### design.v
module calc_mvd_cost (
    input                       ap_clk,
    input                       ap_rst,
    input                       ap_start,
    input                       ap_ce,
    output logic                ap_done,
    output logic                ap_ready,
    output logic                ap_idle,
    input        [31:0]         x,
    input        [31:0]         y,
    input        [31:0]         mv_shift,
    input        [15:0]         mv_cand_0,
    input        [15:0]         mv_cand_1,
    input        [15:0]         mv_cand_2,
    input        [15:0]         mv_cand_3,
    output logic [63:0]         bitcost,
    output logic                bitcost_ap_vld,
    input        [63:0]         lambda_sqrt_integer_int64,
    input        [63:0]         lambda_sqrt_decimal_int64,
    output logic [63:0]         mvd_cost_int64,
    output logic                mvd_cost_int64_ap_vld
);
    localparam LAMBDA_DECIMAL_SHIFT_BITS = 14;
    localparam CTX_FRAC_BITS = 15;
    logic [31:0] x_shifted, y_shifted;
    logic [63:0] lambda_sqrt_integer_reg, lambda_sqrt_decimal_reg;
    logic [63:0] lambda_sqrt_integer_s2, lambda_sqrt_decimal_s2;
    logic [63:0] lambda_sqrt_integer_s3, lambda_sqrt_decimal_s3;
    logic [15:0] mv_cand_reg[4];
    logic [3:0] pipeline_valid;
    logic same_cand;
    logic [63:0] cand1_cost, cand2_cost;
    logic [63:0] selected_cost;
    logic [63:0] bitcost_s3;
    logic [63:0] cost_mult_lambda_int;
    logic [63:0] cost_mult_lambda_dec;
    logic ap_idle_r;
    logic ap_done_r;
    always_ff @(posedge ap_clk or posedge ap_rst) begin
        if (ap_rst) begin
            ap_idle_r <= 1'b1;
            ap_done_r <= 1'b0;
            x_shifted <= 32'b0;
            y_shifted <= 32'b0;
            lambda_sqrt_integer_reg <= 64'b0;
            lambda_sqrt_decimal_reg <= 64'b0;
            mv_cand_reg[0] <= 16'b0;
            mv_cand_reg[1] <= 16'b0;
            mv_cand_reg[2] <= 16'b0;
            mv_cand_reg[3] <= 16'b0;
            pipeline_valid[0] <= 1'b0;
            same_cand <= 1'b0;
            cand1_cost <= 64'b0;
            cand2_cost <= 64'b0;
            lambda_sqrt_integer_s2 <= 64'b0;
            lambda_sqrt_decimal_s2 <= 64'b0;
            pipeline_valid[1] <= 1'b0;
            selected_cost <= 0;
            lambda_sqrt_integer_s3 <= 64'b0;
            lambda_sqrt_decimal_s3 <= 64'b0;
            pipeline_valid[2] <= 1'b0;
            bitcost_s3 <= 64'b0;
            cost_mult_lambda_int <= 64'b0;
            cost_mult_lambda_dec <= 64'b0;
            pipeline_valid[3] <= 1'b0;
            bitcost <= 64'b0;
            bitcost_ap_vld <= 1'b0;
            mvd_cost_int64 <= 64'b0;
            mvd_cost_int64_ap_vld <= 1'b0;
        end
        else if (ap_ce) begin
            ap_idle_r <= ap_idle;
            ap_done_r <= ap_done;
            if (ap_start) begin
                x_shifted <= x << mv_shift;
                y_shifted <= y << mv_shift;
                lambda_sqrt_integer_reg <= lambda_sqrt_integer_int64;
                lambda_sqrt_decimal_reg <= lambda_sqrt_decimal_int64;
                mv_cand_reg[0] <= mv_cand_0;
                mv_cand_reg[1] <= mv_cand_1;
                mv_cand_reg[2] <= mv_cand_2;
                mv_cand_reg[3] <= mv_cand_3;
                pipeline_valid[0] <= 1'b1;
            end
            else begin
                pipeline_valid[0] <= 1'b0;
            end
            pipeline_valid[1] <= pipeline_valid[0];
            lambda_sqrt_integer_s2 <= lambda_sqrt_integer_reg;
            lambda_sqrt_decimal_s2 <= lambda_sqrt_decimal_reg;
                same_cand <= (mv_cand_reg[0] == mv_cand_reg[2]) && (mv_cand_reg[1] == mv_cand_reg[3]);
                cand1_cost <= get_mvd_coding_cost(
                    $signed(x_shifted) - $signed(mv_cand_reg[0]),
                    $signed(y_shifted) - $signed(mv_cand_reg[1])
                );
                cand2_cost <= get_mvd_coding_cost(
                    $signed(x_shifted) - $signed(mv_cand_reg[2]),
                    $signed(y_shifted) - $signed(mv_cand_reg[3])
                );
            pipeline_valid[2] <= pipeline_valid[1];
            lambda_sqrt_integer_s3 <= lambda_sqrt_integer_s2;
            lambda_sqrt_decimal_s3 <= lambda_sqrt_decimal_s2;
                if (same_cand) begin
                    selected_cost <= cand1_cost;
                end
                else begin
                    selected_cost <= (cand2_cost < cand1_cost) ? cand2_cost : cand1_cost;
                end
            pipeline_valid[3] <= pipeline_valid[2];
                bitcost_s3 <= selected_cost;
                cost_mult_lambda_int <= selected_cost * lambda_sqrt_integer_s3;
                cost_mult_lambda_dec <= selected_cost * lambda_sqrt_decimal_s3;
            bitcost_ap_vld <= pipeline_valid[3];
            mvd_cost_int64_ap_vld <= pipeline_valid[3];
                bitcost <= bitcost_s3;
                mvd_cost_int64 <= cost_mult_lambda_int + (cost_mult_lambda_dec >> LAMBDA_DECIMAL_SHIFT_BITS);
        end
    end
    assign ap_ready = 1'b1;
    assign ap_done  = mvd_cost_int64_ap_vld;
    always_comb begin
        ap_idle = ap_idle_r;
        if (ap_start && ap_ce) begin
            ap_idle = 0;
        end
        else if (ap_done_r && ap_ce) begin
            ap_idle = 1;
        end
    end
    function automatic logic [63:0] get_mvd_coding_cost(input logic signed [31:0] mvd_hor, input logic signed [31:0] mvd_ver);
        logic [63:0] bitcost_temp;
        logic [63:0] x_abs, y_abs;
        logic [63:0] Q;
        logic [63:0] a, b;
        bitcost_temp = 64'd4 << CTX_FRAC_BITS;
        x_abs = (mvd_hor < 0) ? -mvd_hor : mvd_hor;
        y_abs = (mvd_ver < 0) ? -mvd_ver : mvd_ver;
        Q = 64'd1 << CTX_FRAC_BITS;
        bitcost_temp += (x_abs == 1) ? Q : 64'b0;
        bitcost_temp += (y_abs == 1) ? Q : 64'b0;
        a = get_ep_ex_golomb_bitcost_withpow(x_abs);
        b = get_ep_ex_golomb_bitcost_withpow(y_abs);
        get_mvd_coding_cost = ((a + b + bitcost_temp) >> CTX_FRAC_BITS) << 34;
    endfunction
    function automatic logic [63:0] get_ep_ex_golomb_bitcost_withpow(input logic [63:0] symbol);
        if (symbol >= 32768)
            get_ep_ex_golomb_bitcost_withpow = 64'd983040;
        else if (symbol >= 16384)
            get_ep_ex_golomb_bitcost_withpow = 64'd917504;
        else if (symbol >= 8192)
            get_ep_ex_golomb_bitcost_withpow = 64'd851968;
        else if (symbol >= 4096)
            get_ep_ex_golomb_bitcost_withpow = 64'd786432;
        else if (symbol >= 2048)
            get_ep_ex_golomb_bitcost_withpow = 64'd720896;
        else if (symbol >= 1024)
            get_ep_ex_golomb_bitcost_withpow = 64'd655360;
        else if (symbol >= 512)
            get_ep_ex_golomb_bitcost_withpow = 64'd589824;
        else if (symbol >= 256)
            get_ep_ex_golomb_bitcost_withpow = 64'd524288;
        else if (symbol >= 128)
            get_ep_ex_golomb_bitcost_withpow = 64'd458752;
        else if (symbol >= 64)
            get_ep_ex_golomb_bitcost_withpow = 64'd393216;
        else if (symbol >= 32)
            get_ep_ex_golomb_bitcost_withpow = 64'd327680;
        else if (symbol >= 16)
            get_ep_ex_golomb_bitcost_withpow = 64'd262144;
        else if (symbol >= 8)
            get_ep_ex_golomb_bitcost_withpow = 64'd196608;
        else if (symbol >= 4)
            get_ep_ex_golomb_bitcost_withpow = 64'd131072;
        else if (symbol >= 2)
            get_ep_ex_golomb_bitcost_withpow = 64'd65536;
        else
            get_ep_ex_golomb_bitcost_withpow = 64'd0;
    endfunction
endmodule
### run.sh
#!/bin/bash
# the make line also repeats each setting of config.mk as NAME=value (left out here)
make -C /OpenROAD-flow-scripts/flow DESIGN_CONFIG=/design/flow/config.mk WORK_HOME=/design/flow/orfs CLKGATE_MAP_FILE= finish
### config.mk
export PLATFORM = sky130hd
export DESIGN_NAME = calc_mvd_cost
export DESIGN_NICKNAME = calc_mvd_cost
export VERILOG_FILES = /design/flow/design.v
export SDC_FILE = /design/flow/constraint.sdc
export NUM_CORES = 4
export LEC_CHECK = 0
export CAP_MARGIN = 20
export CORE_MARGIN = 2
export CORE_UTILIZATION = 48
export CTS_CLUSTER_SIZE = 96
export SLEW_MARGIN = 20
### constraint.sdc
create_clock -name core_clock -period 8.46 [get_ports {ap_clk}]
set_input_delay 1.6920 -clock core_clock [delete_from_list [all_inputs] [get_ports {ap_clk}]]
set_output_delay 1.6920 -clock core_clock [all_outputs]
set_load 0.01 [all_outputs]
==> results.sh, run 1 <==
# implementation run metrics
export IMPL_outcome="timing/DRC/antenna clean"
export IMPL_yosysCellCount=5545
export IMPL_dpl_hpwl_um=104900
export IMPL_unrepaired_setup_endpoints_after_global_routing="false"
export IMPL_finalHoldViolCount=0
export IMPL_post_route_skew_ns=0.01905
export IMPL_synth_mux_area_fraction=0.1154
export IMPL_synth_top_cell_area_share=0.2247
export IMPL_post_synth_top_count_cell="ha_1"
export IMPL_reg2reg_from="selected_cost[37]"
export IMPL_arrival_ns=8.38
export IMPL_yosys_top_cells_count="619 x ha_1, 599 x inv_1, 458 x nand2_1, 454 x dfrtp_1, 355 x mux2_2"
export IMPL_max_cap_violations=0
export IMPL_classification_of_the_worst_setup_path="flop to flop"
export IMPL_drt_first_pass_iters=6
export IMPL_die_size_y_um=328.6
export IMPL_placement_cell_area_sq_um=54430
export IMPL_edf_count=0
export IMPL_grt_first_pass_wirelength_um=213200
export IMPL_max_clock_path_buffers=3
export IMPL_first_global_vias=39860
export IMPL_final_instance_area_sq_um=56260
export IMPL_final_nets=6855
export IMPL_vdd_ir_drop_worst_mv=0.2661
export IMPL_die_size_x_um=328.6
export IMPL_timing_reg2reg_worst_path_depth=28
export IMPL_cts_htree_levels=2
export IMPL_cts_tree="yes"
export IMPL_rows=119
export IMPL_cellInternalPower_mw=9.815
export IMPL_r2r_slack_ns=0.61
export IMPL_floorplan_core_area_sq_um=104800
export IMPL_worst_ep_required_time_ns=8.99
export IMPL_powerSeq_mw=3.23
export IMPL_cts_clk_slew_worst_paths_ns=0.06
export IMPL_wl_um=131500
export IMPL_powerComb_mw=12.3
export IMPL_worst_path_max_delay_cell="dfrtp_2"
export IMPL_ys_seq_frac=0.2252
export IMPL_max_freq_mhz=127.5
export IMPL_clockRootBuffer="clkbuf_16"
export IMPL_aoi_share=0.1436
export IMPL_log_warning_count=108
export IMPL_power_switching_share=0.4517
export IMPL_floorplan_core_util=0.4825
export IMPL_post_route_min_period_ns=7.845
export IMPL_whs_endpoint="mvd_cost_int64[47]"
export IMPL_finalClockPeriodUsage=0.9273
export IMPL_drtAntennaViolNets=0
export IMPL_cp_top_family="adder cells"
export IMPL_cts_sink_count=455
export IMPL_totalNegativeSetupSlack_ns=0
export IMPL_wl_per_cell_um=18.40
export IMPL_cp_depth=28
export IMPL_detail_route_iter0_violations=2644
export IMPL_insertion_delay_ns=0.66
export IMPL_synth_lib_cells_used_distinct=103
export IMPL_post_cts_resized=0
export IMPL_simple_gate_share_of_the_synthesized_area=0.1525
export IMPL_place_congestion=0.9064
export IMPL_number_of_stages_on_the_worst_hold_path=2
export IMPL_critical_path_max_stage_delay_ns=0.61
export IMPL_power_clock_total_mw=2.38
export IMPL_residual_drc_count=0
export IMPL_syn_avg_cell_area_sq_um=9.120
export IMPL_critical_path_endpoint="cost_mult_lambda_dec[62]"
export IMPL_synth_yosys_warnings=2
export IMPL_die_area_sq_um=108000
export IMPL_powerDensity_nw_per_um2=318.2
export IMPL_static_leakage_power_nw=26.35
export IMPL_ys_chip_area_sq_um=50570
export IMPL_post_synth_xor_area_fraction=0.04486
export IMPL_mappedNetlistArea_sq_um=50570
export IMPL_antenna_found_initial=3
export IMPL_netSwitchingPower_mw=8.084
export IMPL_yosys_area_top_type="dfrtp_1"
export IMPL_slew_limit_headroom=0.2870
export IMPL_worstReg2RegEnd="cost_mult_lambda_dec[62]"
export IMPL_clkPwrFrac=0.133
export IMPL_min_hold_slack_ns=0.4950
export IMPL_total_gr_overflow=0
export IMPL_maxSlewViolCount=0
export IMPL_post_cts_setup_buffers=0
export IMPL_critical_path_most_common_cell="ha_1"
export IMPL_async_reset_ff_frac=1.000
export IMPL_seq_power_share=0.180
export IMPL_numCtsBuffers=53
export IMPL_comb_power_share=0.687
export IMPL_finalSetupViolations=0
export IMPL_grt_max_degree=166
export IMPL_worstHoldStart="mvd_cost_int64[47]"
export IMPL_synth_cells=5545
export IMPL_path_buffers=4
export IMPL_numPortBuffers=278
export IMPL_worst_hold_path_type="flop to flop"
export IMPL_critical_path_startpoint="selected_cost[37]"
export IMPL_synth_cellmix_adderShare=0.2462
export IMPL_max_slew_worst_pin_slew_ns=1.056
export IMPL_synth_logic_top_family="adder cells"
export IMPL_synth_flop_count=455
export IMPL_io_pins=425
export IMPL_ys_dominant_reg_cell="dfrtp_1"
export IMPL_route_vias_total=40260
export IMPL_finalPower_mw=17.90
export IMPL_start_kind="flop"
export IMPL_endpoint_kind_of_the_worst_setup_timing_path="flop"
export IMPL_crit_path_max_fanout=16
export IMPL_power_top_consumer="combinational cells"
export IMPL_track_usage=0.2439
export IMPL_signed_area_change_from_the_synthesized_netlist_to_the_final_layout_pct=11.24
export IMPL_yosys_top_cells_area="dfrtp_1 22%, ha_1 15%, fa_1 9.3%, mux2_2 7.9%, inv_1 4.4%"
export IMPL_vias_per_cell=5.635
export IMPL_cts_hold_repair_buffers=0
final cells by class:
cell class | instances | area, sq um
clock buffer | 70 | 1450
inverter | 599 | 2252
sequential | 455 | 11400
antenna | 2 | 5.005
tap | 1391 | 1740
timing repair buffer | 326 | 3208
multi-input combinational | 4274 | 35850
clock inverter | 28 | 352.8
fill | 9697 | 48570
layer usage:
layer / vias to the layer above / share of wire / track usage
met5: - / 0 / 0
met4: 0 / 0.031 / 0.07514
met3: 185 / 0.042 / 0.02629
met2: 889 / 0.47 / 0.4056
met1: 19520 / 0.46 / 0.3336
li1: 19670 / - / -
per-stage QoR:
step | setup WS (ns) | cells | util
4_1_cts | 0.6363 | 7142 | 0.5365
2_1_floorplan | 0.6138 | 5621 | -
3_3_place_gp | 0.6977 | 7044 | 0.5193
3_5_place_dp | 0.6429 | 7044 | 0.5193
5_1_grt | 0.1601 | 7143 | 0.5366
6_report | 0.6147 | 7145 | 0.5367
==> run 2, diff against run 1 <==
CAP_MARGIN = 0   (was 20)
CORE_UTILIZATION = 72   (was 48)
CTS_CLUSTER_DIAMETER = 95   (was unset)
CTS_CLUSTER_SIZE = unset   (was 96)
SETUP_SLACK_MARGIN = -0.4   (was unset)
clock period = 5.25 ns   (was 8.46 ns; I/O delays follow)
==> results.sh, run 2 <==
# source this file to load flow results
export IMPL_yosysCellCount=5545
export IMPL_post_synth_top_count_cell="ha_1"
export IMPL_syn_avg_cell_area_sq_um=9.120
export IMPL_die_area_sq_um=72370
export IMPL_clockRootBuffer="clkbuf_16"
export IMPL_synth_yosys_warnings=2
export IMPL_simple_gate_share_of_the_synthesized_area=0.1525
export IMPL_numPortBuffers=278
export IMPL_edf_count=0
export IMPL_die_size_x_um=269.0
export IMPL_mappedNetlistArea_sq_um=50570
export IMPL_ys_seq_frac=0.2252
export IMPL_synth_cells=5545
export IMPL_io_pins=425
export IMPL_outcome="aborted with a tool error"
export IMPL_max_clock_path_buffers=3
export IMPL_ys_dominant_reg_cell="dfrtp_1"
export IMPL_synth_mux_area_fraction=0.1154
export IMPL_place_congestion=0.9955
export IMPL_toolErrorMsg="[ERROR GRT-0116] Global routing finished with congestion. Check the congestion regions in the DRC Viewer."
export IMPL_placedCellCount=7618
export IMPL_async_reset_ff_frac=1.000
export IMPL_dpl_hpwl_um=144400
export IMPL_aoi_share=0.1436
export IMPL_stop_stage="global routing"
export IMPL_yosys_area_top_type="dfrtp_1"
export IMPL_synth_top_cell_area_share=0.2247
export IMPL_total_gr_overflow=3163
export IMPL_synth_flop_count=455
export IMPL_floorplan_core_util=0.7247
export IMPL_cts_hold_repair_buffers=0
export IMPL_numCtsBuffers=53
export IMPL_die_size_y_um=269.0
export IMPL_track_usage=0.9701
export IMPL_synth_lib_cells_used_distinct=103
export IMPL_yosys_top_cells_count="619 x ha_1, 599 x inv_1, 458 x nand2_1, 454 x dfrtp_1, 355 x mux2_2"
export IMPL_ys_chip_area_sq_um=50570
export IMPL_synth_logic_top_family="adder cells"
export IMPL_post_synth_xor_area_fraction=0.04486
export IMPL_cts_htree_levels=2
export IMPL_rows=97
export IMPL_cts_sink_count=455
export IMPL_yosys_top_cells_area="dfrtp_1 22%, ha_1 15%, fa_1 9.3%, mux2_2 7.9%, inv_1 4.4%"
export IMPL_synth_cellmix_adderShare=0.2462
export IMPL_floorplan_core_area_sq_um=69790
==> run 2: layer usage <==
| metal | global-route usage | GRT overflow |
|---|---|---|
| met4 | 1.028 | 787 |
| met2 | 1.112 | 1963 |
| met3 | 0.8629 | 200 |
| met5 | 0.7466 | 25 |
| met1 | 0.9151 | 188 |
==> run 2: timing repair <==
action,CTS
hold endpoints to repair,0
endpoints found under the setup margin,57
resized,354
pin swaps,161
setup buffers,80
==> run 2: through the flow <==
stage | worst slack [ns] | cell area (sq um) | setup TNS (ns) | util
CTS | -1.910 | 66820 | -68.91 | 0.9575
detailed placement | -2.187 | 62420 | -75.68 | 0.8944
global placement | -1.634 | 62420 | -56.27 | 0.8944
floorplan | -1.954 | 51880 | -922.27 | -
==> run 3, diff against run 2 <==
CAP_MARGIN = 20   (was 0)
CORE_ASPECT_RATIO = 0.5   (was unset)
CTS_CLUSTER_DIAMETER = 372   (was 95)
CTS_CLUSTER_SIZE = 95   (was unset)
HOLD_SLACK_MARGIN = 0.29   (was unset)
PLACE_DENSITY = 0.4   (was unset)
SETUP_SLACK_MARGIN = 1.35   (was -0.4)
TNS_END_PERCENT = 5   (was unset)
clock period = 6.28 ns   (was 5.25 ns; I/O delays follow)
==> results.sh, run 3 <==
# source this file to load flow results
export IMPL_place_congestion=1.037
export IMPL_simple_gate_share_of_the_synthesized_area=0.1525
export IMPL_yosysCellCount=5545
export IMPL_synth_logic_top_family="adder cells"
export IMPL_synth_top_cell_area_share=0.2247
export IMPL_die_size_x_um=378.8
export IMPL_ys_seq_frac=0.2252
export IMPL_yosys_top_cells_count="619 x ha_1, 599 x inv_1, 458 x nand2_1, 454 x dfrtp_1, 355 x mux2_2"
export IMPL_die_size_y_um=191.4
export IMPL_track_usage=0.8451
export IMPL_cts_htree_levels=1
export IMPL_aoi_share=0.1436
export IMPL_synth_lib_cells_used_distinct=103
export IMPL_edf_count=0
export IMPL_synth_cells=5545
export IMPL_die_area_sq_um=72500
export IMPL_placement_cell_area_sq_um=57960
export IMPL_numPortBuffers=278
export IMPL_async_reset_ff_frac=1.000
export IMPL_yosys_area_top_type="dfrtp_1"
export IMPL_io_pins=425
export IMPL_synth_yosys_warnings=2
export IMPL_floorplan_core_util=0.7302
export IMPL_post_synth_top_count_cell="ha_1"
export IMPL_ys_dominant_reg_cell="dfrtp_1"
export IMPL_cts_hold_repair_buffers=0
export IMPL_synth_mux_area_fraction=0.1154
export IMPL_ys_chip_area_sq_um=50570
export IMPL_cts_sink_count=455
export IMPL_yosys_top_cells_area="dfrtp_1 22%, ha_1 15%, fa_1 9.3%, mux2_2 7.9%, inv_1 4.4%"
export IMPL_synth_cellmix_adderShare=0.2462
export IMPL_syn_avg_cell_area_sq_um=9.120
export IMPL_floorplan_core_area_sq_um=69260
export IMPL_outcome="aborted with a tool error"
export IMPL_mappedNetlistArea_sq_um=50570
export IMPL_dpl_hpwl_um=138000
export IMPL_stop_stage="global routing"
export IMPL_total_gr_overflow=1903
export IMPL_toolErrorMsg="[ERROR GRT-0116] Global routing finished with congestion. Check the congestion regions in the DRC Viewer."
export IMPL_max_clock_path_buffers=3
export IMPL_post_synth_xor_area_fraction=0.04486
export IMPL_rows=68
export IMPL_clockRootBuffer="clkbuf_16"
export IMPL_numCtsBuffers=8
export IMPL_synth_flop_count=455
## run 3: repair_timing
action,CTS
pin swaps,144
buffers inserted,54
resized,365
cloned,1
endpoints found under the setup margin,69
## run 3: layer usage
layer	overflow	GRT usage
met3	213	0.7340
met1	173	0.8426
met2	966	0.9918
met4	532	0.7689
met5	19	0.6375
## run 3: stage by stage
step           utilization  std cells  power (mW)  setup WS, ns
4_1_cts             0.8757       7213       33.83       -0.9041
3_5_place_dp        0.8369       7146       26.33        -1.637
3_3_place_gp        0.8369       7146       23.52       -0.9836
2_1_floorplan            -       5621       17.18        -1.130
==> run 4, diff against run 3 <==
ABC_AREA = 1   (was unset)
CELL_PAD_IN_SITES_DETAIL_PLACEMENT = 1   (was unset)
CELL_PAD_IN_SITES_GLOBAL_PLACEMENT = 2   (was unset)
CORE_ASPECT_RATIO = 1.55   (was 0.5)
CORE_UTILIZATION = 58   (was 72)
CTS_CLUSTER_DIAMETER = 398   (was 372)
CTS_CLUSTER_SIZE = 54   (was 95)
GPL_ROUTABILITY_DRIVEN = 1   (was unset)
GPL_TIMING_DRIVEN = 0   (was unset)
HOLD_SLACK_MARGIN = unset   (was 0.29)
PLACE_DENSITY = unset   (was 0.4)
SETUP_SLACK_MARGIN = 0.43   (was 1.35)
SLEW_MARGIN = 10   (was 20)
TNS_END_PERCENT = unset   (was 5)
clock period = 9.0 ns   (was 6.28 ns; I/O delays follow)
==> results.sh, run 4 <==
# source this file to load flow results
export IMPL_post_synth_top_count_cell="nand2_1"
export IMPL_synth_flop_count=455
export IMPL_edf_count=0
export IMPL_async_reset_ff_frac=1.000
export IMPL_synth_cellmix_adderShare=0.2367
export IMPL_post_synth_xor_area_fraction=0.03183
export IMPL_synth_mux_area_fraction=0.001523
export IMPL_rows=137
export IMPL_synth_logic_top_family="simple AND/OR/NAND/NOR gates"
export IMPL_ys_dominant_reg_cell="dfrtp_1"
export IMPL_die_area_sq_um=93160
export IMPL_simple_gate_share_of_the_synthesized_area=0.2839
export IMPL_synth_yosys_warnings=2
export IMPL_ys_chip_area_sq_um=52590
export IMPL_ys_seq_frac=0.2165
export IMPL_synth_lib_cells_used_distinct=73
export IMPL_die_size_x_um=245.9
export IMPL_synth_top_cell_area_share=0.2160
export IMPL_outcome="aborted with a tool error"
export IMPL_floorplan_core_area_sq_um=89990
export IMPL_yosysCellCount=7726
export IMPL_yosys_area_top_type="dfrtp_1"
export IMPL_toolErrorMsg="[ERROR GPL-0301] Utilization 114.854 % exceeds 100%."
export IMPL_mappedNetlistArea_sq_um=52590
export IMPL_synth_cells=7726
export IMPL_yosys_top_cells_count="2469 x nand2_1, 1281 x inv_1, 619 x ha_1, 503 x nor2_1, 457 x o21ai_0"
export IMPL_yosys_top_cells_area="dfrtp_1 22%, nand2_1 18%, ha_1 15%, inv_1 9.1%, fa_1 8.9%"
export IMPL_die_size_y_um=378.9
export IMPL_aoi_share=0.1020
export IMPL_stop_stage="global placement without I/O"
export IMPL_syn_avg_cell_area_sq_um=6.807
export IMPL_floorplan_core_util=0.5844
==> run 5, diff against run 4 <==
ABC_AREA = unset   (was 1)
CELL_PAD_IN_SITES_DETAIL_PLACEMENT = unset   (was 1)
CELL_PAD_IN_SITES_GLOBAL_PLACEMENT = unset   (was 2)
CORE_ASPECT_RATIO = unset   (was 1.55)
CORE_UTILIZATION = 40   (was 58)
CTS_CLUSTER_DIAMETER = unset   (was 398)
CTS_CLUSTER_SIZE = unset   (was 54)
GPL_ROUTABILITY_DRIVEN = unset   (was 1)
GPL_TIMING_DRIVEN = unset   (was 0)
SETUP_SLACK_MARGIN = unset   (was 0.43)
SLEW_MARGIN = 20   (was 10)
clock period = 7.44 ns   (was 9.0 ns; I/O delays follow)
==> results.sh, run 5 <==
# implementation run metrics
export IMPL_min_hold_slack_ns=0.4855
export IMPL_start_kind="flop"
export IMPL_dpl_hpwl_um=111000
export IMPL_multiInputGateArea_sq_um=36170
export IMPL_place_congestion=0.9300
export IMPL_numPortBuffers=278
export IMPL_drt_first_pass_iters=5
export IMPL_classification_of_the_worst_setup_path="flop to flop"
export IMPL_post_route_min_period_ns=7.177
export IMPL_power_clock_total_mw=2.73
export IMPL_yosys_top_cells_count="619 x ha_1, 599 x inv_1, 458 x nand2_1, 454 x dfrtp_1, 355 x mux2_2"
export IMPL_cts_htree_levels=2
export IMPL_endpoint_kind_of_the_worst_setup_timing_path="flop"
export IMPL_finalHoldViolCount=0
export IMPL_ys_dominant_reg_cell="dfrtp_1"
export IMPL_yosys_top_cells_area="dfrtp_1 22%, ha_1 15%, fa_1 9.3%, mux2_2 7.9%, inv_1 4.4%"
export IMPL_netSwitchingPower_mw=9.767
export IMPL_residual_drc_count=0
export IMPL_floorplan_core_area_sq_um=125600
export IMPL_die_size_x_um=359.6
export IMPL_clkPwrFrac=0.127
export IMPL_ys_seq_frac=0.2252
export IMPL_cts_clk_slew_worst_paths_ns=0.06
export IMPL_synth_yosys_warnings=2
export IMPL_synth_lib_cells_used_distinct=103
export IMPL_antenna_found_initial=4
export IMPL_numCtsBuffers=55
export IMPL_timing_reg2reg_worst_path_depth=31
export IMPL_powerComb_mw=15.1
export IMPL_final_setup_worst_slack_ns=0.2633
export IMPL_max_slew_worst_pin_slew_ns=1.115
export IMPL_vdd_ir_drop_worst_mv=0.4272
export IMPL_synth_cellmix_adderShare=0.2462
export IMPL_final_nets=6974
export IMPL_async_reset_ff_frac=1.000
export IMPL_powerSeq_mw=3.66
export IMPL_detail_route_iter0_violations=2377
export IMPL_post_synth_top_count_cell="ha_1"
export IMPL_mappedNetlistArea_sq_um=50570
export IMPL_post_route_skew_ns=0.05516
export IMPL_outcome="timing/DRC/antenna clean"
export IMPL_grt_max_degree=155
export IMPL_critical_path_endpoint="cost_mult_lambda_dec[63]"
export IMPL_total_gr_overflow=0
export IMPL_r2r_slack_ns=0.26
export IMPL_worst_ep_required_time_ns=7.95
export IMPL_edf_count=0
export IMPL_synth_top_cell_area_share=0.2247
export IMPL_clockRootBuffer="clkbuf_16"
export IMPL_power_switching_share=0.4537
export IMPL_first_global_vias=40760
export IMPL_ys_chip_area_sq_um=50570
export IMPL_post_synth_xor_area_fraction=0.04486
export IMPL_crit_path_max_fanout=4
export IMPL_max_cap_violations=0
export IMPL_finalPower_mw=21.53
export IMPL_signed_area_change_from_the_synthesized_netlist_to_the_final_layout_pct=14.65
export IMPL_insertion_delay_ns=0.68
export IMPL_track_usage=0.2133
export IMPL_powerDensity_nw_per_um2=371.3
export IMPL_reg2reg_from="selected_cost[37]"
export IMPL_cellInternalPower_mw=11.76
export IMPL_place_ws_ns=-0.09187
export IMPL_wl_um=139800
export IMPL_drtAntennaViolNets=0
export IMPL_max_freq_mhz=139.3
export IMPL_synth_mux_area_fraction=0.1154
export IMPL_aoi_share=0.1436
export IMPL_cts_tree="yes"
export IMPL_worstReg2RegEnd="cost_mult_lambda_dec[63]"
export IMPL_worstHoldStart="lambda_sqrt_decimal_reg[6]"
export IMPL_synth_cells=5545
export IMPL_simple_gate_share_of_the_synthesized_area=0.1525
export IMPL_whs_endpoint="lambda_sqrt_decimal_s2[6]"
export IMPL_grt_first_pass_wirelength_um=223800
export IMPL_number_of_stages_on_the_worst_hold_path=1
export IMPL_slew_limit_headroom=0.2538
export IMPL_synth_flop_count=455
export IMPL_seq_area_sq_um=11400
export IMPL_seq_power_share=0.170
export IMPL_cp_depth=31
export IMPL_floorplan_core_util=0.4027
export IMPL_synth_logic_top_family="adder cells"
export IMPL_route_vias_total=41090
export IMPL_unrepaired_setup_endpoints_after_global_routing="true"
export IMPL_final_instance_area_sq_um=57980
export IMPL_cts_sink_count=455
export IMPL_worst_path_max_delay_cell="fa_1"
export IMPL_wl_per_cell_um=18.59
export IMPL_die_area_sq_um=129300
export IMPL_comb_power_share=0.703
export IMPL_log_warning_count=113
export IMPL_yosys_area_top_type="dfrtp_1"
export IMPL_path_buffers=7
export IMPL_num_fill_cells=12010
export IMPL_critical_path_max_stage_delay_ns=0.55
export IMPL_finalSetupViolations=0
export IMPL_cp_top_family="adder cells"
export IMPL_maxSlewViolCount=0
export IMPL_max_clock_path_buffers=3
export IMPL_finalClockPeriodUsage=0.9646
export IMPL_vias_per_cell=5.461
export IMPL_syn_avg_cell_area_sq_um=9.120
export IMPL_power_top_consumer="combinational cells"
export IMPL_yosysCellCount=5545
export IMPL_rows=130
export IMPL_worst_hold_path_type="flop to flop"
export IMPL_critical_path_startpoint="selected_cost[37]"
export IMPL_arrival_ns=7.69
export IMPL_die_size_y_um=359.6
export IMPL_placement_cell_area_sq_um=55530
export IMPL_static_leakage_power_nw=27.03
export IMPL_io_pins=425
[run 5: per-layer routing]
metal,wire [um],global-route usage
met5,0,0
met4,4806,0.07077
met3,6056,0.02165
met2,65100,0.3548
met1,63870,0.2898
[run 5: repair_timing]
action | CTS | global route
cloned | 1 | 2
hold buffers | 0 | 0
resized | 7 | 88
setup buffers | 1 | 12
endpoints found under the setup margin | 4 | 19
pin swaps | 0 | 22
[run 5: stage by stage]
stage	setup TNS (ns)	util	instances
after global routing	-0.1357	0.4617	7521
final	0	0.4617	7524
after floorplan	-91.82	-	5621
after detailed placement	-0.1457	0.4422	7405
after CTS	0	0.4574	7507
after global placement	-0.1247	0.4422	7405
[run 5: layout make-up]
cell class,instances,share of cell area
well taps,1650,0.03561
multi-input cells,4274,0.6239
repair buffers,443,0.07341
inverters,599,0.03884
clock inverters,31,0.005546
flip-flops and latches,455,0.1965
clock buffers,69,0.02602
diodes,3,0.0001295
==> run 6, diff against run 5 <==
ABC_AREA = 1   (was unset)
CELL_PAD_IN_SITES_DETAIL_PLACEMENT = 2   (was unset)
CORE_ASPECT_RATIO = 0.97   (was unset)
CORE_UTILIZATION = 58   (was 40)
CTS_CLUSTER_DIAMETER = 398   (was unset)
GPL_ROUTABILITY_DRIVEN = 1   (was unset)
SLEW_MARGIN = 10   (was 20)
clock period = 9.0 ns   (was 7.44 ns; I/O delays follow)
==> results.sh, run 6 <==
# source this file to load flow results
export IMPL_outcome="aborted with a tool error"
export IMPL_stop_stage="detailed placement"
export IMPL_toolErrorMsg="[ERROR DPL-0033] detailed placement checks failed during check placement."
export IMPL_simple_gate_share_of_the_synthesized_area=0.2839
export IMPL_numPortBuffers=278
export IMPL_synth_yosys_warnings=2
export IMPL_ys_chip_area_sq_um=52590
export IMPL_synth_cellmix_adderShare=0.2367
export IMPL_io_pins=425
export IMPL_synth_cells=7726
export IMPL_async_reset_ff_frac=1.000
export IMPL_floorplan_core_util=0.5861
export IMPL_yosysCellCount=7726
export IMPL_synth_mux_area_fraction=0.001523
export IMPL_floorplan_core_area_sq_um=89730
export IMPL_ys_dominant_reg_cell="dfrtp_1"
export IMPL_die_area_sq_um=93100
export IMPL_post_synth_xor_area_fraction=0.03183
export IMPL_syn_avg_cell_area_sq_um=6.807
export IMPL_yosys_top_cells_count="2469 x nand2_1, 1281 x inv_1, 619 x ha_1, 503 x nor2_1, 457 x o21ai_0"
export IMPL_mappedNetlistArea_sq_um=52590
export IMPL_synth_top_cell_area_share=0.2160
export IMPL_die_size_y_um=300.6
export IMPL_die_size_x_um=309.7
export IMPL_place_congestion=0.9823
export IMPL_edf_count=0
export IMPL_post_synth_top_count_cell="nand2_1"
export IMPL_aoi_share=0.1020
export IMPL_rows=108
export IMPL_synth_logic_top_family="simple AND/OR/NAND/NOR gates"
export IMPL_yosys_top_cells_area="dfrtp_1 22%, nand2_1 18%, ha_1 15%, inv_1 9.1%, fa_1 8.9%"
export IMPL_yosys_area_top_type="dfrtp_1"
export IMPL_synth_lib_cells_used_distinct=73
export IMPL_synth_flop_count=455
export IMPL_ys_seq_frac=0.2165
run 6: metrics by stage:
stage	hold WS [ns]	setup slack [ns]	instances	cell area, sq um	total power [mW]
after floorplan	0.4422	1.046	7802	52880	6.996
after global placement	0.4533	1.267	8969	55710	8.382
==> run 7, diff against run 6 <==
ABC_AREA = unset   (was 1)
CELL_PAD_IN_SITES_DETAIL_PLACEMENT = unset   (was 2)
CORE_ASPECT_RATIO = unset   (was 0.97)
CORE_UTILIZATION = 72   (was 58)
CTS_CLUSTER_DIAMETER = 205   (was 398)
CTS_CLUSTER_SIZE = 95   (was unset)
GPL_ROUTABILITY_DRIVEN = unset   (was 1)
SETUP_SLACK_MARGIN = -0.44   (was unset)
SLEW_MARGIN = 20   (was 10)
TNS_END_PERCENT = 10   (was unset)
clock period = 4.95 ns   (was 9.0 ns; I/O delays follow)
==> results.sh, run 7 <==
# source this file to load flow results
export IMPL_outcome="aborted with a tool error"
export IMPL_stop_stage="global routing"
export IMPL_toolErrorMsg="[ERROR GRT-0116] Global routing finished with congestion. Check the congestion regions in the DRC Viewer."
export IMPL_synth_logic_top_family="adder cells"
export IMPL_synth_lib_cells_used_distinct=103
export IMPL_ys_seq_frac=0.2252
export IMPL_place_ws_ns=-2.895
export IMPL_floorplan_core_area_sq_um=69790
export IMPL_post_synth_xor_area_fraction=0.04486
export IMPL_die_area_sq_um=72370
export IMPL_total_gr_overflow=1502
export IMPL_synth_mux_area_fraction=0.1154
export IMPL_async_reset_ff_frac=1.000
export IMPL_synth_cellmix_adderShare=0.2462
export IMPL_synth_flop_count=455
export IMPL_aoi_share=0.1436
export IMPL_ys_dominant_reg_cell="dfrtp_1"
export IMPL_placedCellCount=7686
export IMPL_die_size_x_um=269.0
export IMPL_max_clock_path_buffers=3
export IMPL_cts_hold_repair_buffers=0
export IMPL_cts_sink_count=455
export IMPL_mappedNetlistArea_sq_um=50570
export IMPL_edf_count=0
export IMPL_post_synth_top_count_cell="ha_1"
export IMPL_numPortBuffers=278
export IMPL_synth_yosys_warnings=2
export IMPL_ys_chip_area_sq_um=50570
export IMPL_synth_cells=5545
export IMPL_place_congestion=1.006
export IMPL_die_size_y_um=269.0
export IMPL_floorplan_core_util=0.7247
export IMPL_yosys_area_top_type="dfrtp_1"
export IMPL_simple_gate_share_of_the_synthesized_area=0.1525
export IMPL_dpl_hpwl_um=143000
export IMPL_syn_avg_cell_area_sq_um=9.120
export IMPL_cts_htree_levels=1
export IMPL_io_pins=425
export IMPL_clockRootBuffer="clkbuf_16"
export IMPL_placement_cell_area_sq_um=62140
export IMPL_yosys_top_cells_count="619 x ha_1, 599 x inv_1, 458 x nand2_1, 454 x dfrtp_1, 355 x mux2_2"
export IMPL_yosys_top_cells_area="dfrtp_1 22%, ha_1 15%, fa_1 9.3%, mux2_2 7.9%, inv_1 4.4%"
export IMPL_yosysCellCount=5545
export IMPL_rows=97
export IMPL_track_usage=0.8982
export IMPL_numCtsBuffers=11
export IMPL_synth_top_cell_area_share=0.2247
-- run 7: layer usage --
layer  track usage  overflow
met4        0.8923       401
met3        0.8190       158
met1        0.8747       140
met5        0.6676        10
met2         1.013       793
-- run 7: repair_timing --
action                     4_1_cts
gates resized                  370
setup endpoints to repair       60
gates cloned                     5
buffers inserted                62
pin swaps                      170
-- run 7: stage by stage --
| stage | util | power [mW] |
|---|---|---|
| floorplan | - | 21.91 |
| global placement | 0.8904 | 30.35 |
| detailed placement | 0.8904 | 33.86 |
| CTS | 0.9347 | 42.80 |
==> run 8, diff against run 7 <==
CAP_MARGIN = 5   (was 20)
CTS_CLUSTER_DIAMETER = 95   (was 205)
CTS_CLUSTER_SIZE = unset   (was 95)
SETUP_SLACK_MARGIN = 1.73   (was -0.44)
TNS_END_PERCENT = unset   (was 10)
clock period = 6.29 ns   (was 4.95 ns; I/O delays follow)
==> results.sh, run 8 <==
# source this file to load flow results
export IMPL_syn_avg_cell_area_sq_um=9.120
export IMPL_max_clock_path_buffers=3
export IMPL_numCtsBuffers=52
export IMPL_die_size_x_um=269.0
export IMPL_cts_sink_count=455
export IMPL_edf_count=0
export IMPL_ys_chip_area_sq_um=50570
export IMPL_io_pins=425
export IMPL_aoi_share=0.1436
export IMPL_outcome="aborted with a tool error"
export IMPL_floorplan_core_util=0.7247
export IMPL_yosys_area_top_type="dfrtp_1"
export IMPL_track_usage=0.7869
export IMPL_floorplan_core_area_sq_um=69790
export IMPL_synth_cells=5545
export IMPL_stop_stage="global routing"
export IMPL_synth_flop_count=455
export IMPL_synth_mux_area_fraction=0.1154
export IMPL_ys_dominant_reg_cell="dfrtp_1"
export IMPL_post_synth_xor_area_fraction=0.04486
export IMPL_post_synth_top_count_cell="ha_1"
export IMPL_synth_logic_top_family="adder cells"
export IMPL_yosys_top_cells_area="dfrtp_1 22%, ha_1 15%, fa_1 9.3%, mux2_2 7.9%, inv_1 4.4%"
export IMPL_total_gr_overflow=566
export IMPL_synth_cellmix_adderShare=0.2462
export IMPL_ys_seq_frac=0.2252
export IMPL_clockRootBuffer="clkbuf_16"
export IMPL_place_congestion=0.9829
export IMPL_die_area_sq_um=72370
export IMPL_cts_htree_levels=2
export IMPL_yosys_top_cells_count="619 x ha_1, 599 x inv_1, 458 x nand2_1, 454 x dfrtp_1, 355 x mux2_2"
export IMPL_synth_top_cell_area_share=0.2247
export IMPL_cts_hold_repair_buffers=0
export IMPL_dpl_hpwl_um=126000
export IMPL_toolErrorMsg="[ERROR GRT-0116] Global routing finished with congestion. Check the congestion regions in the DRC Viewer."
export IMPL_rows=97
export IMPL_simple_gate_share_of_the_synthesized_area=0.1525
export IMPL_die_size_y_um=269.0
export IMPL_synth_yosys_warnings=2
export IMPL_async_reset_ff_frac=1.000
export IMPL_synth_lib_cells_used_distinct=103
export IMPL_yosysCellCount=5545
export IMPL_numPortBuffers=278
export IMPL_mappedNetlistArea_sq_um=50570
==> run 8: stage by stage <==
stage	area (sq um)	cells	utilization	setup TNS, ns	worst slack (ns)
3_5_place_dp	58720	7066	0.8414	-14.66	-0.9012
3_3_place_gp	58720	7066	0.8414	-8.193	-0.6128
2_1_floorplan	52450	5621	-	-511.80	-1.122
4_1_cts	62840	7223	0.9005	-16.11	-0.9664
==> run 8: timing repair <==
| action | CTS |
|---|---|
| gates cloned | 1 |
| pin swaps | 152 |
| endpoints found under the setup margin | 76 |
| setup buffers | 62 |
| resized | 328 |
==> run 8: layer usage <==
layer | track usage | overflow
met1 | 0.7794 | 18
met2 | 0.9372 | 271
met3 | 0.6706 | 42
met4 | 0.7312 | 233
met5 | 0.5243 | 2
==> run 9, diff against run 8 <==
CAP_MARGIN = 20   (was 5)
CORE_UTILIZATION = 45   (was 72)
CTS_CLUSTER_DIAMETER = unset   (was 95)
SETUP_SLACK_MARGIN = unset   (was 1.73)
clock period = 6.52 ns   (was 6.29 ns; I/O delays follow)
==> results.sh, run 9 <==
# implementation run metrics
export IMPL_critical_path_max_stage_delay_ns=0.53
export IMPL_endpoint_kind_of_the_worst_setup_timing_path="flop"
export IMPL_cts_htree_levels=2
export IMPL_powerDensity_nw_per_um2=460.9
export IMPL_final_core_util=0.5549
export IMPL_power_switching_share=0.4350
export IMPL_post_route_min_period_ns=6.890
export IMPL_wl_per_cell_um=18.46
export IMPL_residual_drc_count=0
export IMPL_timing_reg2reg_worst_path_depth=29
export IMPL_max_slew_worst_pin_slew_ns=1.092
export IMPL_edf_count=0
export IMPL_log_warning_count=114
export IMPL_detail_route_iter0_violations=2635
export IMPL_numCtsBuffers=55
export IMPL_multiInputGateArea_sq_um=37300
export IMPL_wl_um=142500
export IMPL_slew_limit_headroom=0.2674
export IMPL_arrival_ns=7.41
export IMPL_path_buffers=7
export IMPL_track_usage=0.2450
export IMPL_dpl_hpwl_um=113700
export IMPL_finalClockPeriodUsage=1.057
export IMPL_drtAntennaViolNets=0
export IMPL_syn_avg_cell_area_sq_um=9.120
export IMPL_comb_power_share=0.740
export IMPL_outcome="finished with violations"
export IMPL_cts_sink_count=455
export IMPL_critical_path_startpoint="selected_cost[37]"
export IMPL_place_congestion=0.9182
export IMPL_vdd_ir_drop_worst_mv=0.4856
export IMPL_async_reset_ff_frac=1.000
export IMPL_routed_top_layer="met4"
export IMPL_yosys_area_top_type="dfrtp_1"
export IMPL_yosys_top_cells_count="619 x ha_1, 599 x inv_1, 458 x nand2_1, 454 x dfrtp_1, 355 x mux2_2"
export IMPL_seq_power_share=0.145
export IMPL_ys_chip_area_sq_um=50570
export IMPL_wirelength_met1_um=64530
export IMPL_io_pins=425
export IMPL_num_fill_cells=10130
export IMPL_violatedChecks="setup timing"
export IMPL_floorplan_core_area_sq_um=111100
export IMPL_start_kind="flop"
export IMPL_max_clock_path_buffers=3
export IMPL_classification_of_the_worst_setup_path="flop to flop"
export IMPL_maxSlewViolCount=0
export IMPL_grt_max_degree=136
export IMPL_post_synth_xor_area_fraction=0.04486
export IMPL_cp_depth=29
export IMPL_antenna_found_initial=5
export IMPL_drt_first_pass_iters=6
export IMPL_worstReg2RegEnd="cost_mult_lambda_dec[63]"
export IMPL_crit_path_max_fanout=7
export IMPL_routed_wire_length_on_met2_um=67520
export IMPL_max_freq_mhz=145.1
export IMPL_power_clock_total_mw=3.25
export IMPL_cellInternalPower_mw=16.06
export IMPL_powerComb_mw=21.0
export IMPL_ys_dominant_reg_cell="dfrtp_1"
export IMPL_min_hold_slack_ns=0.4994
export IMPL_finalSetupViolations=17
export IMPL_total_gr_overflow=0
export IMPL_die_area_sq_um=115100
export IMPL_yosys_top_cells_area="dfrtp_1 22%, ha_1 15%, fa_1 9.3%, mux2_2 7.9%, inv_1 4.4%"
export IMPL_number_of_stages_on_the_worst_hold_path=1
export IMPL_final_nets=7331
export IMPL_worstHoldStart="lambda_sqrt_decimal_reg[24]"
export IMPL_power_top_consumer="combinational cells"
export IMPL_aoi_share=0.1436
export IMPL_met3WireLength_um=6565
export IMPL_synth_top_cell_area_share=0.2247
export IMPL_r2r_slack_ns=-0.37
export IMPL_synth_yosys_warnings=2
export IMPL_signed_area_change_from_the_synthesized_netlist_to_the_final_layout_pct=21.93
export IMPL_reg2reg_from="selected_cost[37]"
export IMPL_ys_seq_frac=0.2252
export IMPL_netSwitchingPower_mw=12.36
export IMPL_route_vias_total=42500
export IMPL_grt_first_pass_wirelength_um=228300
export IMPL_cts_hold_repair_buffers=0
export IMPL_critical_path_endpoint="cost_mult_lambda_dec[63]"
export IMPL_powerSeq_mw=4.13
export IMPL_die_size_x_um=339.2
export IMPL_worst_path_max_delay_cell="fa_2"
export IMPL_cts_tree="yes"
export IMPL_clockRootBuffer="clkbuf_16"
export IMPL_post_synth_top_count_cell="ha_1"
export IMPL_synth_mux_area_fraction=0.1154
export IMPL_floorplan_core_util=0.4551
export IMPL_synth_logic_top_family="adder cells"
export IMPL_post_route_skew_ns=0.04120
export IMPL_first_global_vias=42200
export IMPL_rows=122
export IMPL_clkPwrFrac=0.114
export IMPL_numPortBuffers=278
export IMPL_simple_gate_share_of_the_synthesized_area=0.1525
export IMPL_worst_hold_path_type="flop to flop"
export IMPL_seq_area_sq_um=11400
export IMPL_unrepaired_setup_endpoints_after_global_routing="true"
export IMPL_insertion_delay_ns=0.67
export IMPL_worst_ep_required_time_ns=7.04
export IMPL_place_ws_ns=-0.4456
export IMPL_cp_top_family="adder cells"
export IMPL_synth_flop_count=455
export IMPL_cts_clk_slew_worst_paths_ns=0.06
export IMPL_synth_cells=5545
export IMPL_die_size_y_um=339.2
export IMPL_whs_endpoint="lambda_sqrt_decimal_s2[24]"
export IMPL_yosysCellCount=5545
export IMPL_static_leakage_power_nw=28.88
export IMPL_max_cap_violations=0
export IMPL_synth_lib_cells_used_distinct=103
export IMPL_synth_cellmix_adderShare=0.2462
export IMPL_mappedNetlistArea_sq_um=50570
export IMPL_finalHoldViolCount=0
export IMPL_final_setup_worst_slack_ns=-0.3698
export IMPL_vias_per_cell=5.506
[run 9: per-layer routing]
layer | GRT usage | vias to the layer above
met5 | 0 | -
met2 | 0.4159 | 1013
met3 | 0.02431 | 160
met4 | 0.06711 | 0
li1 | - | 20620
met1 | 0.3329 | 20700
[run 9: cell type report]
class	instances	area share
clock inverter	26	0.005316
timing repair buffer	800	0.1124
inverter	599	0.03657
tap	1488	0.03019
multi-input combinational	4274	0.6049
clock buffer	75	0.02581
sequential	455	0.1849
antenna	1	0.00004058
[run 9: through the flow]
| step | instance area, sq um | power, mW | setup TNS [ns] | cells |
|---|---|---|---|---|
| after floorplan | 51580 | 17.86 | -426.34 | 5621 |
| after global placement | 58360 | 23.77 | -6.236 | 7573 |
| after detailed placement | 58360 | 24.02 | -6.698 | 7573 |
| after CTS | 60830 | 28.29 | -3.419 | 7693 |
| after global routing | 61660 | 31.52 | -9.174 | 7717 |
| final | 61660 | 28.42 | -3.648 | 7718 |
[run 9: timing repair]
action | 4_1_cts | 5_1_grt
buffers inserted | 20 | 24
gates cloned | 1 | 0
gates resized | 74 | 138
hold endpoints to repair | 0 | 0
setup endpoints to repair | 29 | 32
pin swaps | 53 | 77
==> run 10, diff against run 9 <==
CORE_ASPECT_RATIO = 0.5   (was unset)
CORE_UTILIZATION = 72   (was 45)
CTS_CLUSTER_DIAMETER = 258   (was unset)
CTS_CLUSTER_SIZE = 98   (was unset)
PLACE_DENSITY = 0.39   (was unset)
SETUP_SLACK_MARGIN = -0.46   (was unset)
clock period = 5.41 ns   (was 6.52 ns; I/O delays follow)
==> results.sh, run 10 <==
# source this file to load flow results
export IMPL_rows=68
export IMPL_dpl_hpwl_um=144300
export IMPL_ys_seq_frac=0.2252
export IMPL_placement_cell_area_sq_um=61970
export IMPL_synth_mux_area_fraction=0.1154
export IMPL_outcome="aborted with a tool error"
export IMPL_yosys_area_top_type="dfrtp_1"
export IMPL_synth_cellmix_adderShare=0.2462
export IMPL_ys_chip_area_sq_um=50570
export IMPL_synth_yosys_warnings=2
export IMPL_floorplan_core_area_sq_um=69260
export IMPL_mappedNetlistArea_sq_um=50570
export IMPL_post_synth_xor_area_fraction=0.04486
export IMPL_toolErrorMsg="[ERROR DPL-0033] detailed placement checks failed during check placement."
export IMPL_async_reset_ff_frac=1.000
export IMPL_synth_flop_count=455
export IMPL_aoi_share=0.1436
export IMPL_floorplan_core_util=0.7302
export IMPL_synth_top_cell_area_share=0.2247
export IMPL_post_synth_top_count_cell="ha_1"
export IMPL_edf_count=0
export IMPL_synth_logic_top_family="adder cells"
export IMPL_die_area_sq_um=72500
export IMPL_syn_avg_cell_area_sq_um=9.120
export IMPL_stop_stage="clock tree synthesis"
export IMPL_yosys_top_cells_count="619 x ha_1, 599 x inv_1, 458 x nand2_1, 454 x dfrtp_1, 355 x mux2_2"
export IMPL_die_size_x_um=378.8
export IMPL_io_pins=425
export IMPL_numPortBuffers=278
export IMPL_yosys_top_cells_area="dfrtp_1 22%, ha_1 15%, fa_1 9.3%, mux2_2 7.9%, inv_1 4.4%"
export IMPL_synth_lib_cells_used_distinct=103
export IMPL_die_size_y_um=191.4
export IMPL_ys_dominant_reg_cell="dfrtp_1"
export IMPL_yosysCellCount=5545
export IMPL_place_congestion=1.041
export IMPL_synth_cells=5545
export IMPL_simple_gate_share_of_the_synthesized_area=0.1525
==> run 10: stage by stage <==
step / setup WS, ns / TNS (ns) / cells / hold slack, ns
2_1_floorplan: -1.826 / -857.08 / 5621 / 0.4570
3_5_place_dp: -1.942 / -62.18 / 7574 / 0.4914
3_3_place_gp: -1.364 / -43.31 / 7574 / 0.4625
==> run 11, diff against run 10 <==
CORE_ASPECT_RATIO = unset   (was 0.5)
CORE_UTILIZATION = 70   (was 72)
CTS_CLUSTER_DIAMETER = unset   (was 258)
CTS_CLUSTER_SIZE = 52   (was 98)
PLACE_DENSITY = unset   (was 0.39)
SETUP_SLACK_MARGIN = -0.38   (was -0.46)
clock period = 6.56 ns   (was 5.41 ns; I/O delays follow)
==> results.sh, run 11 <==
# source this file to load flow results
export IMPL_total_gr_overflow=22
export IMPL_numCtsBuffers=53
export IMPL_synth_cellmix_adderShare=0.2462
export IMPL_rows=98
export IMPL_placement_cell_area_sq_um=57410
export IMPL_yosysCellCount=5545
export IMPL_placedCellCount=7047
export IMPL_synth_logic_top_family="adder cells"
export IMPL_place_congestion=0.9823
export IMPL_yosys_area_top_type="dfrtp_1"
export IMPL_toolErrorMsg="[ERROR GRT-0232] Routing congestion too high. Check the congestion heatmap in the GUI."
export IMPL_dpl_hpwl_um=114500
export IMPL_async_reset_ff_frac=1.000
export IMPL_yosys_top_cells_count="619 x ha_1, 599 x inv_1, 458 x nand2_1, 454 x dfrtp_1, 355 x mux2_2"
export IMPL_ys_chip_area_sq_um=50570
export IMPL_edf_count=0
export IMPL_die_area_sq_um=74410
export IMPL_yosys_top_cells_area="dfrtp_1 22%, ha_1 15%, fa_1 9.3%, mux2_2 7.9%, inv_1 4.4%"
export IMPL_floorplan_core_area_sq_um=71490
export IMPL_floorplan_core_util=0.7074
export IMPL_synth_cells=5545
export IMPL_max_clock_path_buffers=3
export IMPL_post_synth_xor_area_fraction=0.04486
export IMPL_numPortBuffers=278
export IMPL_synth_lib_cells_used_distinct=103
export IMPL_die_size_y_um=272.8
export IMPL_cts_htree_levels=2
export IMPL_mappedNetlistArea_sq_um=50570
export IMPL_synth_yosys_warnings=2
export IMPL_ys_dominant_reg_cell="dfrtp_1"
export IMPL_ys_seq_frac=0.2252
export IMPL_io_pins=425
export IMPL_synth_top_cell_area_share=0.2247
export IMPL_aoi_share=0.1436
export IMPL_cts_sink_count=455
export IMPL_outcome="aborted with a tool error"
export IMPL_synth_flop_count=455
export IMPL_post_synth_top_count_cell="ha_1"
export IMPL_track_usage=0.7530
export IMPL_stop_stage="global routing"
export IMPL_simple_gate_share_of_the_synthesized_area=0.1525
export IMPL_syn_avg_cell_area_sq_um=9.120
export IMPL_clockRootBuffer="clkbuf_16"
export IMPL_die_size_x_um=272.8
export IMPL_synth_mux_area_fraction=0.1154
run 11: stage by stage:
| stage | setup WS, ns | utilization |
|---|---|---|
| floorplan | -0.9062 | - |
| global placement | -0.6529 | 0.8031 |
| detailed placement | -0.8418 | 0.8031 |
| CTS | -0.4410 | 0.8483 |
run 11: metal layers:
layer  overflow  global-route usage
met5          1              0.5096
met1          0              0.7737
met3         14              0.6466
met4          6              0.6504
met2          1              0.8828
run 11: repair_timing:
item / CTS
cloned: 5
endpoints found under the setup margin: 15
hold buffers: 0
pin swaps: 110
gates resized: 129
buffers inserted: 75
==> run 12, diff against run 11 <==
CELL_PAD_IN_SITES_DETAIL_PLACEMENT = 2   (was unset)
CELL_PAD_IN_SITES_GLOBAL_PLACEMENT = 3   (was unset)
CORE_UTILIZATION = 40   (was 70)
CTS_CLUSTER_SIZE = 87   (was 52)
GPL_ROUTABILITY_DRIVEN = 0   (was unset)
GPL_TIMING_DRIVEN = 1   (was unset)
MIN_ROUTING_LAYER = met1   (was unset)
SETUP_SLACK_MARGIN = 0.17   (was -0.38)
SLEW_MARGIN = 40   (was 20)
TNS_END_PERCENT = 10   (was unset)
clock period = 9.0 ns   (was 6.56 ns; I/O delays follow)
==> results.sh, run 12 <==
# implementation run metrics
export IMPL_outcome="timing/DRC/antenna clean"
export IMPL_track_usage=0.2598
export IMPL_synth_yosys_warnings=2
export IMPL_yosysCellCount=5545
export IMPL_arrival_ns=8.67
export IMPL_critical_path_startpoint="selected_cost[36]"
export IMPL_finalClockPeriodUsage=0.9056
export IMPL_synth_cells=5545
export IMPL_endpoint_kind_of_the_worst_setup_timing_path="flop"
export IMPL_post_route_min_period_ns=8.150
export IMPL_numCtsBuffers=57
export IMPL_critical_path_most_common_cell="ha_1"
export IMPL_die_size_y_um=359.6
export IMPL_yosys_top_cells_area="dfrtp_1 22%, ha_1 15%, fa_1 9.3%, mux2_2 7.9%, inv_1 4.4%"
export IMPL_ys_chip_area_sq_um=50570
export IMPL_post_synth_top_count_cell="ha_1"
export IMPL_rows=130
export IMPL_max_freq_mhz=122.7
export IMPL_powerSeq_mw=3.11
export IMPL_antenna_found_initial=12
export IMPL_finalSetupViolations=0
export IMPL_whs_endpoint="lambda_sqrt_decimal_s2[2]"
export IMPL_detail_route_iter0_violations=1863
export IMPL_synth_logic_top_family="adder cells"
export IMPL_final_core_util=0.4533
export IMPL_grt_first_pass_wirelength_um=269200
export IMPL_cp_top_family="adder cells"
export IMPL_aoi_share=0.1436
export IMPL_io_pins=425
export IMPL_netSwitchingPower_mw=8.514
export IMPL_worst_hold_path_type="flop to flop"
export IMPL_vias_per_cell=5.624
export IMPL_mappedNetlistArea_sq_um=50570
export IMPL_insertion_delay_ns=0.70
export IMPL_die_size_x_um=359.6
export IMPL_yosys_top_cells_count="619 x ha_1, 599 x inv_1, 458 x nand2_1, 454 x dfrtp_1, 355 x mux2_2"
export IMPL_numPortBuffers=278
export IMPL_critical_path_max_stage_delay_ns=0.73
export IMPL_ys_dominant_reg_cell="dfrtp_1"
export IMPL_cts_hold_repair_buffers=0
export IMPL_path_buffers=3
export IMPL_grt_max_degree=158
export IMPL_worstHoldStart="lambda_sqrt_decimal_s2[2]"
export IMPL_max_clock_path_buffers=3
export IMPL_start_kind="flop"
export IMPL_ys_seq_frac=0.2252
export IMPL_post_cts_setup_buffers=0
export IMPL_max_cap_violations=0
export IMPL_final_setup_worst_slack_ns=0.8498
export IMPL_r2r_slack_ns=0.85
export IMPL_cts_sink_count=455
export IMPL_residual_drc_count=0
export IMPL_powerDensity_nw_per_um2=317.4
export IMPL_worstReg2RegEnd="cost_mult_lambda_dec[63]"
export IMPL_route_antenna_diode_count=0
export IMPL_slew_limit_headroom=0.4382
export IMPL_floorplan_core_area_sq_um=125600
export IMPL_place_ws_ns=0.6842
export IMPL_reg2reg_from="selected_cost[36]"
export IMPL_timing_reg2reg_worst_path_depth=27
export IMPL_comb_power_share=0.689
export IMPL_route_vias_total=41690
export IMPL_unrepaired_setup_endpoints_after_global_routing="false"
export IMPL_syn_avg_cell_area_sq_um=9.120
export IMPL_synth_mux_area_fraction=0.1154
export IMPL_first_global_vias=46340
export IMPL_async_reset_ff_frac=1.000
export IMPL_post_route_skew_ns=0.03372
export IMPL_drtAntennaViolNets=0
export IMPL_powerComb_mw=12.4
export IMPL_critical_path_endpoint="cost_mult_lambda_dec[63]"
export IMPL_crit_path_max_fanout=17
export IMPL_cts_clk_slew_worst_paths_ns=0.06
export IMPL_synth_cellmix_adderShare=0.2462
export IMPL_floorplan_core_util=0.4027
export IMPL_max_slew_worst_pin_slew_ns=0.8427
export IMPL_signed_area_change_from_the_synthesized_netlist_to_the_final_layout_pct=12.56
export IMPL_totalNegativeSetupSlack_ns=0
export IMPL_cts_htree_levels=2
export IMPL_power_top_consumer="combinational cells"
export IMPL_classification_of_the_worst_setup_path="flop to flop"
export IMPL_dpl_hpwl_um=133700
export IMPL_num_fill_cells=13600
export IMPL_clkPwrFrac=0.139
export IMPL_clockRootBuffer="clkbuf_16"
export IMPL_log_warning_count=110
export IMPL_cts_tree="yes"
export IMPL_wl_um=167900
export IMPL_total_gr_overflow=0
export IMPL_post_synth_xor_area_fraction=0.04486
export IMPL_synth_lib_cells_used_distinct=103
export IMPL_static_leakage_power_nw=26.51
export IMPL_maxSlewViolCount=0
export IMPL_worst_ep_required_time_ns=9.52
export IMPL_yosys_area_top_type="dfrtp_1"
export IMPL_vdd_ir_drop_worst_mv=0.2186
export IMPL_edf_count=0
export IMPL_power_switching_share=0.4712
export IMPL_simple_gate_share_of_the_synthesized_area=0.1525
export IMPL_number_of_stages_on_the_worst_hold_path=1
export IMPL_die_area_sq_um=129300
export IMPL_cp_depth=27
export IMPL_post_cts_resized=0
export IMPL_cellInternalPower_mw=9.553
export IMPL_drt_first_pass_iters=4
export IMPL_wl_per_cell_um=22.65
export IMPL_power_clock_total_mw=2.51
export IMPL_synth_flop_count=455
export IMPL_worst_path_max_delay_cell="dfrtp_2"
export IMPL_synth_top_cell_area_share=0.2247
export IMPL_finalHoldViolCount=0
export IMPL_seq_power_share=0.172
export IMPL_final_nets=6862
## run 12: final cells by class
class,instances,area (sq um),area share
repair buffers,329,3278,0.05759
clock inverters,27,387.9,0.006814
flip-flops and latches,455,11400,0.2002
clock buffers,79,1629,0.02862
multi-input cells,4274,35910,0.6309
well taps,1650,2064,0.03627
inverters,599,2252,0.03956
## run 12: per-layer routing
layer,track usage,share of wire,up-vias
met5,0,0.00068,-
met4,0.05330,0.020,18
met3,0.02929,0.027,183
met2,0.4735,0.51,543
met1,0.3292,0.44,21330
li1,-,-,19620
## run 12: through the flow
stage / total power [mW] / hold WS, ns / cells / cell area (sq um)
detailed placement: 15.69 / 0.4884 / 7305 / 54780
CTS: 18.48 / 0.5054 / 7411 / 56800
global route: 20.27 / 0.5205 / 7413 / 56920
finish: 18.07 / 0.5015 / 7413 / 56920
floorplan: 11.99 / 0.4570 / 5621 / 50860
global placement: 15.11 / 0.4711 / 7305 / 54760
==> run 13, diff against run 12 <==
CELL_PAD_IN_SITES_DETAIL_PLACEMENT = unset   (was 2)
CELL_PAD_IN_SITES_GLOBAL_PLACEMENT = unset   (was 3)
CORE_UTILIZATION = 72   (was 40)
CTS_CLUSTER_DIAMETER = 258   (was unset)
CTS_CLUSTER_SIZE = 98   (was 87)
GPL_ROUTABILITY_DRIVEN = unset   (was 0)
GPL_TIMING_DRIVEN = unset   (was 1)
MIN_ROUTING_LAYER = unset   (was met1)
PLACE_DENSITY = 0.39   (was unset)
SETUP_SLACK_MARGIN = 1.73   (was 0.17)
SLEW_MARGIN = 20   (was 40)
TNS_END_PERCENT = 40   (was 10)
clock period = 5.87 ns   (was 9.0 ns; I/O delays follow)
==> results.sh, run 13 <==
# source this file to load flow results
export IMPL_ys_chip_area_sq_um=50570
export IMPL_die_size_x_um=269.0
export IMPL_place_ws_ns=-1.893
export IMPL_ys_seq_frac=0.2252
export IMPL_mappedNetlistArea_sq_um=50570
export IMPL_synth_top_cell_area_share=0.2247
export IMPL_aoi_share=0.1436
export IMPL_async_reset_ff_frac=1.000
export IMPL_cts_hold_repair_buffers=0
export IMPL_rows=97
export IMPL_synth_lib_cells_used_distinct=103
export IMPL_yosys_top_cells_area="dfrtp_1 22%, ha_1 15%, fa_1 9.3%, mux2_2 7.9%, inv_1 4.4%"
export IMPL_floorplan_core_util=0.7247
export IMPL_yosysCellCount=5545
export IMPL_yosys_area_top_type="dfrtp_1"
export IMPL_placedCellCount=7395
export IMPL_synth_flop_count=455
export IMPL_die_size_y_um=269.0
export IMPL_numPortBuffers=278
export IMPL_yosys_top_cells_count="619 x ha_1, 599 x inv_1, 458 x nand2_1, 454 x dfrtp_1, 355 x mux2_2"
export IMPL_die_area_sq_um=72370
export IMPL_cts_sink_count=455
export IMPL_io_pins=425
export IMPL_track_usage=0.8422
export IMPL_synth_yosys_warnings=2
export IMPL_post_synth_top_count_cell="ha_1"
export IMPL_post_synth_xor_area_fraction=0.04486
export IMPL_edf_count=0
export IMPL_max_clock_path_buffers=3
export IMPL_numCtsBuffers=8
export IMPL_dpl_hpwl_um=135000
export IMPL_syn_avg_cell_area_sq_um=9.120
export IMPL_total_gr_overflow=789
export IMPL_ys_dominant_reg_cell="dfrtp_1"
export IMPL_cts_htree_levels=1
export IMPL_outcome="aborted with a tool error"
export IMPL_simple_gate_share_of_the_synthesized_area=0.1525
export IMPL_toolErrorMsg="[ERROR GRT-0116] Global routing finished with congestion. Check the congestion regions in the DRC Viewer."
export IMPL_clockRootBuffer="clkbuf_16"
export IMPL_synth_logic_top_family="adder cells"
export IMPL_place_congestion=0.9735
export IMPL_floorplan_core_area_sq_um=69790
export IMPL_stop_stage="global routing"
export IMPL_synth_cells=5545
export IMPL_synth_mux_area_fraction=0.1154
export IMPL_synth_cellmix_adderShare=0.2462
[run 13: metal layers]
metal,track usage,overflow
met1,0.8474,84
met2,0.9560,363
met3,0.7537,99
met4,0.7829,233
met5,0.6027,10
[run 13: through the flow]
stage	instance area [sq um]	util
floorplan	50880	-
global placement	59950	0.8590
detailed placement	59950	0.8590
CTS	63090	0.9041
[run 13: what timing repair did]
action	CTS
buffers inserted	60
gates cloned	2
pin swaps	205
setup endpoints to repair	78
gates resized	406
Power and IR drop assume default switching activity.
